// top_module_d11
module top_module_d11(
    i_clk,
    i_reset,
    i_start,
    i_load,
    i_enc_dec,
    i_pt1,
    i_pt2,
    i_key1,
    i_key2,
    i_r,
    o_ct1,
    o_ct2,
    o_done
);
==> flow/config.mk <==
export PLATFORM = sky130hd
export DESIGN_NAME = top_module_d11
export DESIGN_NICKNAME = top_module_d11
export VERILOG_FILES = /design/flow/design.v
export SDC_FILE = /design/flow/constraint.sdc
export NUM_CORES = 4
export LEC_CHECK = 0
export ABC_AREA = 1
export CAP_MARGIN = 25
export CELL_PAD_IN_SITES_DETAIL_PLACEMENT = 1
export CELL_PAD_IN_SITES_GLOBAL_PLACEMENT = 3
export CORE_ASPECT_RATIO = 1.46
export CORE_MARGIN = 4
export CORE_UTILIZATION = 30
export CTS_CLUSTER_DIAMETER = 132
export HOLD_SLACK_MARGIN = 0.02
export MIN_ROUTING_LAYER = met2
export PLACE_DENSITY_LB_ADDON = 0.24
export SETUP_SLACK_MARGIN = 0.66
export SLEW_MARGIN = 0
==> flow/constraint.sdc <==
create_clock -name core_clock -period 3.51 [get_ports {i_clk}]
set_input_delay 0.7020 -clock core_clock [delete_from_list [all_inputs] [get_ports {i_clk}]]
set_output_delay 0.7020 -clock core_clock [all_outputs]
set_load 0.01 [all_outputs]
run.sh (not shown) runs the stock make flow with config.mk's settings and CLKGATE_MAP_FILE=.
The starting point reached the layout checks and failed them: setup timing.
==> next run, changes <==
- ABC_AREA: 1 -> not set
- CAP_MARGIN: 25 -> 20
- CELL_PAD_IN_SITES_DETAIL_PLACEMENT: 1 -> 0
- CELL_PAD_IN_SITES_GLOBAL_PLACEMENT: 3 -> not set
- CORE_ASPECT_RATIO: 1.46 -> 1.8
- CORE_MARGIN: 4 -> 5
- CORE_UTILIZATION: 30 -> 48
- CTS_CLUSTER_DIAMETER: 132 -> not set
- GPL_ROUTABILITY_DRIVEN: not set -> 0
- GPL_TIMING_DRIVEN: not set -> 1
- HOLD_SLACK_MARGIN: 0.02 -> not set
- PLACE_DENSITY_LB_ADDON: 0.24 -> 0.11
- SETUP_SLACK_MARGIN: 0.66 -> 0.93
- SLEW_MARGIN: 0 -> 40
Result:
- This time the run did not get past 5_1_grt
- die size is lower by 39%
- area after synthesis is lower by 4.5%
- synthesized cell count is lower by about 25%
==> next run, changes <==
- ABC_AREA: not set -> 1
- CAP_MARGIN: 20 -> 25
- CELL_PAD_IN_SITES_DETAIL_PLACEMENT: 0 -> not set
- CELL_PAD_IN_SITES_GLOBAL_PLACEMENT: not set -> 3
- CORE_ASPECT_RATIO: 1.8 -> 0.89
- CORE_MARGIN: 5 -> 8
- CORE_UTILIZATION: 48 -> 30
- CTS_CLUSTER_DIAMETER: not set -> 134
- GPL_ROUTABILITY_DRIVEN: 0 -> not set
- GPL_TIMING_DRIVEN: 1 -> not set
- HOLD_SLACK_MARGIN: not set -> 0.01
- MIN_ROUTING_LAYER: met2 -> not set
- PLACE_DENSITY: not set -> 0.95
- PLACE_DENSITY_LB_ADDON: 0.11 -> not set
- SETUP_SLACK_MARGIN: 0.93 -> not set
- SLEW_MARGIN: 40 -> 25
The new run reached the layout checks and failed them: setup timing.
Area after synthesis rises by 4.7%.
Synthesized cell count rises by 33%.
Die size rises by 69%.

---

run 1:
Starting RTL as in the previous note.
clock: 2.4 ns
lec_check: 0
abc_area: 0
cap_margin: 0
cell_pad_in_sites_global_placement: 3
core_aspect_ratio: 1.15
core_margin: 2
core_utilization: 72
cts_cluster_diameter: 134
cts_cluster_size: 14
hold_slack_margin: 0.01
place_density_lb_addon: 0.0
setup_slack_margin: 0.7
slew_margin: 25
Run 1 | ERROR | 3_1_place_gp_skip_io
Setup changes, run 1 to run 2
Settings: clearing HOLD_SLACK_MARGIN, which used to be 0.01; clearing CTS_CLUSTER_SIZE, which used to be 14; swapping 72 for 66 in CORE_UTILIZATION; clearing SETUP_SLACK_MARGIN, which used to be 0.7; swapping 25 for 20 in SLEW_MARGIN; clearing CORE_ASPECT_RATIO, which used to be 1.15; putting MAX_ROUTING_LAYER at met4 where nothing was set; clearing ABC_AREA, which used to be 0; clearing CELL_PAD_IN_SITES_GLOBAL_PLACEMENT, which used to be 3; clearing PLACE_DENSITY_LB_ADDON, which used to be 0.0; clearing CTS_CLUSTER_DIAMETER, which used to be 134; swapping 2.4 for 4.04 in the clock period (ns, I/O delays scaled along).
Results
The runs compared here, run 1 and run 2, all ended either early or with open violations. Run 2 did not finish: a tool error stopped it during 5_1_grt. As the logs show, run 1 stopped at 3_1_place_gp_skip_io after a tool error, so it never reached the end of the flow. Run 2 reports a lower core utilization at floorplan than run 1 does. Run 2 ends up with higher die area than run 1 does. Core region area in run 2 is 9.0% above run 1. Width of the chip (run 2 vs. run 1) increases by more than 10%.
## Diff of input files: run 3 against run 2
Settings: CAP_MARGIN: 0 -> 20; the clock period (ns, I/O delays scaled along): 4.04 -> 4.52.
Results
| run 3 | all stages done | FAIL | negative setup slack |
[compare] base=run 2 new=run 3: post-synthesis chip area from yosys roughly the same, number of instances in the synthesized netlist roughly the same, total setup buffers inserted after CTS lower, cell area after placement lower, final weighted congestion of routability-driven global placement higher.
Floorplan die height: run 3 vs run 2, no meaningful difference
Run 3 and run 2 ended up with nearly the same port buffer count.
Post-detailed-placement half-perimeter wirelength: run 3 and run 2 compared, higher one is run 2
